==> job 6412 <==
==> flow/design.v <==
`timescale 1 ns / 1 ns
module FM_demodulator
          (
           clk,
           reset,
           clk_enable,
           inp_I,
           inp_Q,
           out_fm
          );
  input   clk;
  input   reset;
  input   clk_enable;
  input   signed [38:0] inp_I;   
  input   signed [38:0] inp_Q;   
  output  [12:0] out_fm;   
  wire enb;
  reg signed [38:0] Delay1_out1;   
  reg signed [38:0] Delay2_out1;   
  reg signed [38:0] Delay4_out1;   
  wire signed [31:0] Sum4_sub_cast;   
  wire signed [31:0] Sum4_sub_cast_1;   
  wire signed [31:0] Sum4_sub_temp;   
  wire signed [29:0] Sum4_out1;   
  wire signed [68:0] Product_mul_temp;   
  wire signed [32:0] Product_out1;   
  reg signed [38:0] Delay3_out1;   
  wire signed [30:0] Sum3_sub_cast;   
  wire signed [30:0] Sum3_sub_cast_1;   
  wire signed [30:0] Sum3_sub_temp;   
  wire signed [28:0] Sum3_out1;   
  wire signed [67:0] Product2_mul_temp;   
  wire signed [32:0] Product2_out1;   
  wire signed [31:0] Sum5_sub_cast;   
  wire signed [31:0] Sum5_sub_cast_1;   
  wire signed [31:0] Sum5_sub_temp;   
  wire [12:0] OUTPUT_rsvd;   
  reg [12:0] OUTPUT_rsvdreg;
  assign enb = clk_enable;
  always @(posedge clk or posedge reset)
    begin : Delay1_process
      if (reset == 1'b1) begin
        Delay1_out1 <= 39'sh0000000000;
      end
      else begin
        if (enb) begin
          Delay1_out1 <= inp_I;
        end
      end
    end
  always @(posedge clk or posedge reset)
    begin : Delay2_process
      if (reset == 1'b1) begin
        Delay2_out1 <= 39'sh0000000000;
      end
      else begin
        if (enb) begin
          Delay2_out1 <= inp_Q;
        end
      end
    end
  always @(posedge clk or posedge reset)
    begin : Delay4_process
      if (reset == 1'b1) begin
        Delay4_out1 <= 39'sh0000000000;
      end
      else begin
        if (enb) begin
          Delay4_out1 <= Delay2_out1;
        end
      end
    end
  assign Sum4_sub_cast = inp_Q[38:7];
  assign Sum4_sub_cast_1 = Delay4_out1[38:7];
  assign Sum4_sub_temp = Sum4_sub_cast - Sum4_sub_cast_1;
  assign Sum4_out1 = Sum4_sub_temp[29:0];
  assign Product_mul_temp = Delay1_out1 * Sum4_out1;
  assign Product_out1 = Product_mul_temp[66:34];
  always @(posedge clk or posedge reset)
    begin : Delay3_process
      if (reset == 1'b1) begin
        Delay3_out1 <= 39'sh0000000000;
      end
      else begin
        if (enb) begin
          Delay3_out1 <= Delay1_out1;
        end
      end
    end
  assign Sum3_sub_cast = inp_I[38:8];
  assign Sum3_sub_cast_1 = Delay3_out1[38:8];
  assign Sum3_sub_temp = Sum3_sub_cast - Sum3_sub_cast_1;
  assign Sum3_out1 = Sum3_sub_temp[28:0];
  assign Product2_mul_temp = Sum3_out1 * Delay2_out1;
  assign Product2_out1 = Product2_mul_temp[65:33];
  assign Sum5_sub_cast = {Product_out1[32], Product_out1[32:2]};
  assign Sum5_sub_cast_1 = {Product2_out1[32], Product2_out1[32:2]};
  assign Sum5_sub_temp = Sum5_sub_cast - Sum5_sub_cast_1;
  assign OUTPUT_rsvd = Sum5_sub_temp[29:17];
always @(posedge clk)
    begin : OUTPUT_rsvdreg_process    
        if (enb) begin
          OUTPUT_rsvdreg <= OUTPUT_rsvd;
       end
    end
  assign out_fm = OUTPUT_rsvdreg;
endmodule   
==> flow/run.sh <==
#!/bin/bash
# the make line also repeats each setting of config.mk as NAME=value (left out here)
make -C /OpenROAD-flow-scripts/flow DESIGN_CONFIG=/design/flow/config.mk WORK_HOME=/design/flow/orfs CLKGATE_MAP_FILE= finish
==> flow/config.mk <==
export PLATFORM = sky130hd
export DESIGN_NAME = FM_demodulator
export DESIGN_NICKNAME = FM_demodulator
export VERILOG_FILES = /design/flow/design.v
export SDC_FILE = /design/flow/constraint.sdc
export NUM_CORES = 4
export LEC_CHECK = 0
export CAP_MARGIN = 20
export CELL_PAD_IN_SITES_DETAIL_PLACEMENT = 0
export CORE_ASPECT_RATIO = 1.11
export CORE_MARGIN = 2
export CORE_UTILIZATION = 72
export CTS_CLUSTER_DIAMETER = 389
export CTS_CLUSTER_SIZE = 34
export GPL_TIMING_DRIVEN = 1
export HOLD_SLACK_MARGIN = 0.27
export MAX_ROUTING_LAYER = met5
export PLACE_DENSITY_LB_ADDON = 0.0
export SETUP_SLACK_MARGIN = 3.73
export SLEW_MARGIN = 10
export TNS_END_PERCENT = 70
==> flow/constraint.sdc <==
create_clock -name core_clock -period 12.6 [get_ports {clk}]
set_input_delay 2.5200 -clock core_clock [delete_from_list [all_inputs] [get_ports {clk}]]
set_output_delay 2.5200 -clock core_clock [all_outputs]
set_load 0.01 [all_outputs]
==> job 8375 (differences from job 6412) <==
- CELL_PAD_IN_SITES_DETAIL_PLACEMENT: 0 -> not set
- CORE_ASPECT_RATIO: 1.11 -> not set
- CORE_MARGIN: 2 -> 3
- CORE_UTILIZATION: 72 -> 40
- CTS_CLUSTER_DIAMETER: 389 -> not set
- CTS_CLUSTER_SIZE: 34 -> not set
- GPL_TIMING_DRIVEN: 1 -> not set
- HOLD_SLACK_MARGIN: 0.27 -> not set
- MAX_ROUTING_LAYER: met5 -> not set
- PLACE_DENSITY_LB_ADDON: 0.0 -> not set
- SETUP_SLACK_MARGIN: 3.73 -> -1.69
- SLEW_MARGIN: 10 -> 20
- TNS_END_PERCENT: 70 -> not set
==> flow/constraint.sdc (replaced) <==
create_clock -name core_clock -period 25.0 [get_ports {clk}]
set_input_delay 5.0000 -clock core_clock [delete_from_list [all_inputs] [get_ports {clk}]]
set_output_delay 5.0000 -clock core_clock [all_outputs]
set_load 0.01 [all_outputs]
==> job 1184 (differences from job 6412) <==
- CORE_ASPECT_RATIO: 1.11 -> 0.74
- CORE_UTILIZATION: 72 -> 63
- CTS_CLUSTER_DIAMETER: 389 -> 151
- CTS_CLUSTER_SIZE: 34 -> 100
- HOLD_SLACK_MARGIN: 0.27 -> not set
- MAX_ROUTING_LAYER: met5 -> met4
- PLACE_DENSITY_LB_ADDON: 0.0 -> not set
==> flow/constraint.sdc (replaced) <==
create_clock -name core_clock -period 12.9 [get_ports {clk}]
set_input_delay 2.5800 -clock core_clock [delete_from_list [all_inputs] [get_ports {clk}]]
set_output_delay 2.5800 -clock core_clock [all_outputs]
set_load 0.01 [all_outputs]
==> comparison <==
- Job 6412 ran to the end with violations: setup timing. Job 1184 finished with setup timing left. Job 8375 went through all stages and came out clean.
- Die size: job 6412 < job 1184 < job 8375.
- The highest sequential share of layout area belongs to job 8375, the lowest to job 6412.
- Synthesized cell count is the same in job 6412 and job 1184.
- Worst setup slack: job 6412 < job 1184 < job 8375.
- Of job 6412 and job 8375, job 6412 has the higher utilization (gap 40 points).
- In job 8375 the routed wire length is larger than in job 1184, by 1.8%.
- The lowest final area belongs to job 8375, the highest to job 6412.
==> figures <==
                                                                          job 1184                  job 8375                    job 6412
Worst-path maximum fanout                                                       12                        39                           5
Net count reported at finish                                                 12600                     11900                       12700
Comb. cell area                                                        70400 sq um               69500 sq um                 70700 sq um
Cell at the slowest stage of the critical path               sky130_fd_sc_hd__fa_1  sky130_fd_sc_hd__o31ai_1       sky130_fd_sc_hd__fa_2
Result of the run                                       complete, but fails checks   complete, no violations  complete, but fails checks
Violated checks                                                       setup timing                         -                setup timing
Die extent in x                                                             429 um                    465 um                      329 um
Crit path launch                                                          inp_I[8]                  inp_Q[7]                   inp_I[18]
Tally of clock buffers in the finished layout                                   19                        17                          28
Setup slack of the most critical reg-to-reg path                           -140 ps                   9040 ps                     -360 ps
Post-Route M1 WL                                                         102000 um                  97900 um                    79800 um
Dpl cells                                                                    11500                     11800                       11300
Max clock buf depth                                                              2                         2                           3
Uppermost routed layer                                                        met4                      met4                        met5


==> run a: inputs <==
// FM_demodulator: RTL as listed in full above, without the edits since
==> flow/config.mk <==
export PLATFORM = sky130hd
export DESIGN_NAME = FM_demodulator
export DESIGN_NICKNAME = FM_demodulator
export VERILOG_FILES = /design/flow/design.v
export SDC_FILE = /design/flow/constraint.sdc
export NUM_CORES = 4
export LEC_CHECK = 0
export CAP_MARGIN = 20
export CORE_MARGIN = 2
export CORE_UTILIZATION = 72
export CTS_CLUSTER_DIAMETER = 397
export PLACE_DENSITY = 0.42
export SLEW_MARGIN = 20
==> flow/constraint.sdc <==
create_clock -name core_clock -period 11.7 [get_ports {clk}]
set_input_delay 2.3400 -clock core_clock [delete_from_list [all_inputs] [get_ports {clk}]]
set_output_delay 2.3400 -clock core_clock [all_outputs]
set_load 0.01 [all_outputs]
run.sh (not shown) runs the stock make flow with config.mk's settings and CLKGATE_MAP_FILE=.
==> run b: changes against run a <==
ABC_AREA = 1   (was unset)
CORE_UTILIZATION = 63   (was 72)
CTS_CLUSTER_DIAMETER = unset   (was 397)
PLACE_DENSITY = 0.38   (was 0.42)
==> flow/constraint.sdc (replaced) <==
create_clock -name core_clock -period 13.4 [get_ports {clk}]
set_input_delay 2.6800 -clock core_clock [delete_from_list [all_inputs] [get_ports {clk}]]
set_output_delay 2.6800 -clock core_clock [all_outputs]
set_load 0.01 [all_outputs]
==> run c: changes against run a <==
CORE_UTILIZATION = 40   (was 72)
CTS_CLUSTER_DIAMETER = unset   (was 397)
PLACE_DENSITY = unset   (was 0.42)
==> flow/constraint.sdc (replaced) <==
create_clock -name core_clock -period 21.1 [get_ports {clk}]
set_input_delay 4.2200 -clock core_clock [delete_from_list [all_inputs] [get_ports {clk}]]
set_output_delay 4.2200 -clock core_clock [all_outputs]
set_load 0.01 [all_outputs]
==> results <==
- Run a finished but failed the layout checks on negative setup slack. Run c completed with no timing, DRC or antenna violations. Run b finished clean.
- Against run b, the utilization of run a is higher by 13 points.
- Of run a and run b, run b has the higher via count (gap 11%, measured against run b).
- The highest die area belongs to run c, the lowest to run a.
- Routed wire length: run b > run c > run a.
- Worst setup slack: run a < run b < run c.
- In run b the synthesized cell count is higher than in run c, by 14%.
- Non-clock buffer count: run a > run b > run c.
- Global-route usage: run a is lower than run b (2.6 points).
- Worst hold slack: run a > run b > run c.
- In flip-flop count, run a and run b do not differ.


==> run E <==
RTL: the design.v shown in full above, as it stands there.
Settings: LEC_CHECK=0, CAP_MARGIN=20, CELL_PAD_IN_SITES_DETAIL_PLACEMENT=1, CELL_PAD_IN_SITES_GLOBAL_PLACEMENT=3, CORE_MARGIN=2, CORE_UTILIZATION=21, CTS_CLUSTER_DIAMETER=284, GPL_ROUTABILITY_DRIVEN=0, GPL_TIMING_DRIVEN=1, HOLD_SLACK_MARGIN=0.18, MAX_ROUTING_LAYER=met5, MIN_ROUTING_LAYER=met2, PLACE_DENSITY_LB_ADDON=0.13, SLEW_MARGIN=10; clock period 25.0 ns.
==> run F: changes against run E <==
- CAP_MARGIN: 20 -> 0
- CELL_PAD_IN_SITES_DETAIL_PLACEMENT: 1 -> unset
- CELL_PAD_IN_SITES_GLOBAL_PLACEMENT: 3 -> unset
- CORE_ASPECT_RATIO: unset -> 0.5
- CORE_MARGIN: 2 -> 10
- CORE_UTILIZATION: 21 -> 40
- CTS_CLUSTER_DIAMETER: 284 -> 331
- CTS_CLUSTER_SIZE: unset -> 100
- GPL_ROUTABILITY_DRIVEN: 0 -> unset
- GPL_TIMING_DRIVEN: 1 -> unset
- HOLD_SLACK_MARGIN: 0.18 -> unset
- MAX_ROUTING_LAYER: met5 -> unset
- MIN_ROUTING_LAYER: met2 -> unset
- PLACE_DENSITY_LB_ADDON: 0.13 -> 0.3
- SETUP_SLACK_MARGIN: unset -> 0.87
- SLEW_MARGIN: 10 -> 30
- TNS_END_PERCENT: unset -> 15
==> run H: changes against run E <==
- CELL_PAD_IN_SITES_GLOBAL_PLACEMENT: 3 -> 1
- CORE_UTILIZATION: 21 -> 22
- SETUP_SLACK_MARGIN: unset -> 0.84
==> flow/constraint.sdc (replaced) <==
create_clock -name core_clock -period 31.2 [get_ports {clk}]
set_input_delay 6.2400 -clock core_clock [delete_from_list [all_inputs] [get_ports {clk}]]
set_output_delay 6.2400 -clock core_clock [all_outputs]
set_load 0.01 [all_outputs]
==> run summary <==
flow finished, numbers: Critical Path Fanout Max 20, stage-log warning count 26, proportion of cell area occupied by registers approximately 4.3%, Max Freq 0.0487 GHz, starting density of the core between 40 and 50%, total inserted antenna cells 4, fin crit period 20.53 ns, chip area between 200,000 and 250,000 um2, status complete, no violations
-- figures above: run F

==> run summary <==
flow finished, numbers: status complete, no violations, total inserted antenna cells 52, max_slew headroom 23.7%, largest stage delay on the critical path approximately 0.87 ns, Vias 80,814, cell occurring most often along the worst timing path sky130_fd_sc_hd__fa_1, proportion of cell area occupied by registers 4.13%, fin crit period 21.36 ns, starting density of the core 21.1%, stage-log warning count 27, Critical Path Fanout Max 37, standard cell core area 399,000 um2
-- figures above: run E

==> run summary <==
flow finished, numbers: status complete, no violations, number of standard cells reported by yosys 9,256, Critical Path Fanout Max 40, crit start category input pin, Final nets 11,898, starting density of the core 22.1%, Final Hold Violating Endpoints 0, proportion of cell area occupied by registers 4.17%, stage-log warning count 27, total inserted antenna cells 28, largest stage delay on the critical path around 0.84 ns, fin crit period 22.88 ns, chip area 388,000 um2
-- figures above: run H



==> job 3900: inputs <==
Starts from the design.v that is shown in full above.
Settings: LEC_CHECK=0, ABC_AREA=1, CAP_MARGIN=20, CORE_ASPECT_RATIO=0.5, CORE_MARGIN=2, CORE_UTILIZATION=72, CTS_CLUSTER_DIAMETER=367, CTS_CLUSTER_SIZE=99, HOLD_SLACK_MARGIN=0.28, PLACE_DENSITY=0.38, SETUP_SLACK_MARGIN=2.88, SLEW_MARGIN=20, TNS_END_PERCENT=5; clock period 13.4 ns.
==> job 2667: changes against job 3900 <==
==> flow/config.mk (replaced) <==
export PLATFORM = sky130hd
export DESIGN_NAME = FM_demodulator
export DESIGN_NICKNAME = FM_demodulator
export VERILOG_FILES = /design/flow/design.v
export SDC_FILE = /design/flow/constraint.sdc
export NUM_CORES = 4
export LEC_CHECK = 0
export ABC_AREA = 1
export CAP_MARGIN = 20
export CORE_MARGIN = 2
export CORE_UTILIZATION = 72
export CTS_CLUSTER_DIAMETER = 301
export CTS_CLUSTER_SIZE = 99
export SLEW_MARGIN = 20
export TNS_END_PERCENT = 15
==> flow/constraint.sdc (replaced) <==
create_clock -name core_clock -period 16.3 [get_ports {clk}]
set_input_delay 3.2600 -clock core_clock [delete_from_list [all_inputs] [get_ports {clk}]]
set_output_delay 3.2600 -clock core_clock [all_outputs]
set_load 0.01 [all_outputs]
==> job 5213: changes against job 3900 <==
==> flow/config.mk (replaced) <==
export PLATFORM = sky130hd
export DESIGN_NAME = FM_demodulator
export DESIGN_NICKNAME = FM_demodulator
export VERILOG_FILES = /design/flow/design.v
export SDC_FILE = /design/flow/constraint.sdc
export NUM_CORES = 4
export LEC_CHECK = 0
export CAP_MARGIN = 20
export CORE_MARGIN = 2
export CORE_UTILIZATION = 40
export SLEW_MARGIN = 20
==> flow/constraint.sdc (replaced) <==
create_clock -name core_clock -period 25.0 [get_ports {clk}]
set_input_delay 5.0000 -clock core_clock [delete_from_list [all_inputs] [get_ports {clk}]]
set_output_delay 5.0000 -clock core_clock [all_outputs]
set_load 0.01 [all_outputs]
==> qor summary <==
Result of the run: job 2667 no timing/DRC/antenna violations; job 3900 no timing/DRC/antenna violations; job 5213 no timing/DRC/antenna violations
Overall die width: job 2667 351.3 um; job 3900 495.2 um; job 5213 462.7 um
Vias after detailed routing: job 2667 73759; job 3900 77968; job 5213 61168
Non-clock buffering overhead: job 2667 2.489%; job 3900 8.974%; job 5213 2.156%
Layout Nets: job 2667 13214; job 3900 13962; job 5213 11854
Routing usage on met2: job 2667 71.05%; job 3900 78.11%; job 5213 40.92%
Crit path to: job 2667 OUTPUT_rsvdreg[11]; job 3900 OUTPUT_rsvdreg[8]; job 5213 OUTPUT_rsvdreg[12]
Post-synth design cell area: job 2667 86850 um^2; job 3900 86850 um^2; job 5213 84170 um^2
CORE AREA: job 2667 119800 um^2; job 3900 120200 um^2; job 5213 209400 um^2
Crit path from: job 2667 inp_I[8]; job 3900 inp_Q[14]; job 5213 inp_Q[7]
Multi-input gate share of total cell area: job 2667 78.03%; job 3900 73.20%; job 5213 78.15%
Total placed instance area: job 2667 89370 um^2; job 3900 95640 um^2; job 5213 88330 um^2
Worst slew margin: job 2667 16.51%; job 3900 23.75%; job 5213 25.28%
Startpoint of the worst register-to-register path: job 2667 Delay3_out1[8]; job 3900 Delay4_out1[7]; job 5213 Delay4_out1[9]
Largest net degree at the start of global routing: job 2667 126; job 3900 187; job 5213 91
Post-synthesis instance total: job 2667 10528; job 3900 10528; job 5213 9256
Final Instance Count excl. Fillers: job 2667 12001; job 3900 12744; job 5213 11823
Part of the cycle the worst path needs: job 2667 95.42%; job 3900 95.34%; job 5213 82.86%
Fin Hold WS: job 2667 0.4929 ns; job 3900 0.5306 ns; job 5213 0.4914 ns
Nets at Floorplan: job 2667 13378; job 3900 13378; job 5213 12106
Logic depth of the worst setup path including buffers: job 2667 50; job 3900 52; job 5213 55
DRT Wirelength: job 2667 309.8 mm; job 3900 331.1 mm; job 5213 257.4 mm
Fraction of standard cell area that is sequential: job 2667 4.252%; job 3900 3.883%; job 5213 4.334%
